## nickel
==> flow/design.v <==
`timescale 1ns / 1ps
module fir
#(
    parameter   DIN_WIDTH    = 8    ,    
                FIR_TAP      = 16   ,    
                COEF_WIDTH   = 8    ,    
                DOUT_WIDTH   = 8        
)
(
    input           clk         ,
    input           rst_n       ,
    input           load_sw     ,                
    input       [ DIN_WIDTH-1:0]    data_in ,    
    input       [COEF_WIDTH-1:0]    coff_in ,    
    output      [DOUT_WIDTH-1:0]    data_out     
    );
localparam  PROD_WIDTH   = DIN_WIDTH + COEF_WIDTH,  
            ADD_WIDTH    = PROD_WIDTH + clogb2(FIR_TAP) ; 
reg [DIN_WIDTH-1:0] data_in_r;
wire [ADD_WIDTH-1:0] data_out_w;
reg [COEF_WIDTH-1:0] coff [FIR_TAP-1:0];     
wire [PROD_WIDTH-1:0] prod [FIR_TAP-1:0];    
reg [ADD_WIDTH-1:0] sum [FIR_TAP-1:0];       
always @(posedge clk or negedge rst_n) begin: LOAD
    integer i;
    if (!rst_n) begin
        for (i = 0; i <= FIR_TAP-1; i = i +1) begin
            coff[i] <= 'd0;
        end
        data_in_r <= 'd0;
    end else if(!load_sw) begin      
        coff[FIR_TAP-1] <= coff_in;
        for (i = FIR_TAP-1; i > 0; i = i -1) begin
            coff[i-1] <= coff[i];
        end
    end else begin
        data_in_r <= data_in;        
    end
end
genvar k;
generate
    for (k = 0; k < FIR_TAP; k = k + 1) begin
        assign prod[k] = data_in_r * coff[k];
    end
endgenerate
always @(posedge clk or negedge rst_n) begin: SOP
    integer m;
    if (!rst_n) begin
        for (m = 0; m < FIR_TAP; m = m + 1) begin
            sum[m] <= 'd0;
        end
    end else begin
        sum[FIR_TAP-1] <= prod[FIR_TAP-1];
        for (m = FIR_TAP-1; m > 0; m = m - 1) begin
            sum[m-1] <= prod[m-1] + sum[m];
        end
    end
end
assign data_out_w = sum[0];
assign data_out = data_out_w[ADD_WIDTH-1:ADD_WIDTH-DOUT_WIDTH];
function integer clogb2 (input integer depth);
    begin
        for(clogb2=0; depth>1; clogb2=clogb2+1)
        depth = depth >> 1;
    end
endfunction
endmodule
Settings: LEC_CHECK=0, ABC_AREA=0, CAP_MARGIN=20, CORE_MARGIN=2, CORE_UTILIZATION=72, CTS_CLUSTER_DIAMETER=95, CTS_CLUSTER_SIZE=14, SETUP_SLACK_MARGIN=0.38, SLEW_MARGIN=20; clock period 3.23 ns.
run.sh (not shown) runs the stock make flow with config.mk's settings and CLKGATE_MAP_FILE=.
nickel had finished all stages when the layout checks came back failing, citing negative hold slack, negative setup slack.
What harbor does differently from nickel at the input level:
==> flow/config.mk <==
export PLATFORM = sky130hd
export DESIGN_NAME = fir
export DESIGN_NICKNAME = fir
export VERILOG_FILES = /design/flow/design.v
export SDC_FILE = /design/flow/constraint.sdc
export NUM_CORES = 4
export LEC_CHECK = 0
export ABC_AREA = 1
export CAP_MARGIN = 20
export CELL_PAD_IN_SITES_DETAIL_PLACEMENT = 1
export CORE_ASPECT_RATIO = 1.55
export CORE_MARGIN = 2
export CORE_UTILIZATION = 40
export CTS_CLUSTER_SIZE = 93
export GPL_TIMING_DRIVEN = 0
export HOLD_SLACK_MARGIN = 0.21
export SLEW_MARGIN = 20
==> flow/constraint.sdc <==
create_clock -name core_clock -period 6.12 [get_ports {clk}]
set_input_delay 1.2240 -clock core_clock [delete_from_list [all_inputs] [get_ports {clk}]]
set_output_delay 1.2240 -clock core_clock [all_outputs]
set_load 0.01 [all_outputs]
--- outcome ---
harbor reached the final stage; the timing, DRC and antenna checks on its layout passed. [nickel] flow finished | final checks: failed | reasons: negative hold slack, negative setup slack. The number of CTS-inserted buffers reported for harbor is greater than that of nickel by about 34%. Area of the core region (harbor / nickel): 1.9. Instance tally after logic synthesis (harbor over nickel): increase, 1383. | final area | harbor vs nickel | about 12% lower |. When harbor is measured against nickel, its layout overhead on the synthesized area turns out 20 points lower.
Input changes introduced in pepper (baseline for comparison: harbor):
==> flow/config.mk <==
export PLATFORM = sky130hd
export DESIGN_NAME = fir
export DESIGN_NICKNAME = fir
export VERILOG_FILES = /design/flow/design.v
export SDC_FILE = /design/flow/constraint.sdc
export NUM_CORES = 4
export LEC_CHECK = 0
export CAP_MARGIN = 20
export CORE_MARGIN = 2
export CORE_UTILIZATION = 40
export SLEW_MARGIN = 20
==> flow/constraint.sdc <==
create_clock -name core_clock -period 5.91 [get_ports {clk}]
set_input_delay 1.1820 -clock core_clock [delete_from_list [all_inputs] [get_ports {clk}]]
set_output_delay 1.1820 -clock core_clock [all_outputs]
set_load 0.01 [all_outputs]
==> comparison <==
- Against harbor, final weighted congestion in routability-driven placement in pepper fell by a little under 10%.
- The final reports for pepper and harbor show final setup slack of the worst path higher in the former.
- Across harbor and pepper, the outcome is the same: a clean finish for every run.
- Overall die height in pepper is 21% lower than in harbor
- Looking at harbor and pepper, the register area is a wash.
- The first-pass GRT wire length number comes out lower for pepper vs harbor.
- Looking at vias per cell, pepper sits about 8% below harbor.
- When the final numbers for harbor and pepper were put side by side, the core area turned out to be greater in harbor.
- Comparing harbor and pepper, the lower placement-stage cell area is on pepper.
- Clock-buffer cell count (pepper vs. harbor) increases by more than 10%
- Diff harbor -> pepper | synthesized area per cell | up by more than 10%
Changes in indigo relative to pepper:
--- a/flow/config.mk
+++ b/flow/config.mk
@@ -6,6 +6,13 @@
 export NUM_CORES = 4
 export LEC_CHECK = 0
-export CAP_MARGIN = 20
+export CAP_MARGIN = 35
 export CORE_MARGIN = 2
-export CORE_UTILIZATION = 40
+export CORE_UTILIZATION = 72
+export CTS_CLUSTER_DIAMETER = 204
+export CTS_CLUSTER_SIZE = 20
+export MAX_ROUTING_LAYER = met5
+export MIN_ROUTING_LAYER = met1
+export PLACE_DENSITY = 0.39
+export SETUP_SLACK_MARGIN = 0.38
 export SLEW_MARGIN = 20
+export TNS_END_PERCENT = 60
==> flow/constraint.sdc <==
create_clock -name core_clock -period 4.42 [get_ports {clk}]
set_input_delay 0.8840 -clock core_clock [delete_from_list [all_inputs] [get_ports {clk}]]
set_output_delay 0.8840 -clock core_clock [all_outputs]
set_load 0.01 [all_outputs]
Summary of pepper and indigo: one run falls short of a clean finish, namely indigo. The global-route usage reported for indigo is greater than that of pepper by 18 points. indigo reports a higher global-route track usage on met2 than pepper does. Measured against indigo, the row count of pepper comes out at 1.4 times the reference value. Row critical path required time: indigo lower / pepper higher. The lower first-pass GRT wire length of pepper and indigo is in pepper. Diff pepper and indigo: number of buffers and inverters on the critical path higher in indigo. Comparing pepper against indigo, there is no change at all in footprint of the flip-flops and latches. The clock tree buffer count of the final layout reported for indigo is smaller than that of pepper by about 60%. Sort pepper and indigo by worst clock skew on the final layout asc -> top: pepper. The sequential share of cell area reported for indigo is smaller than that of pepper by 1.7 points. indigo vs pepper: utilization up in indigo.
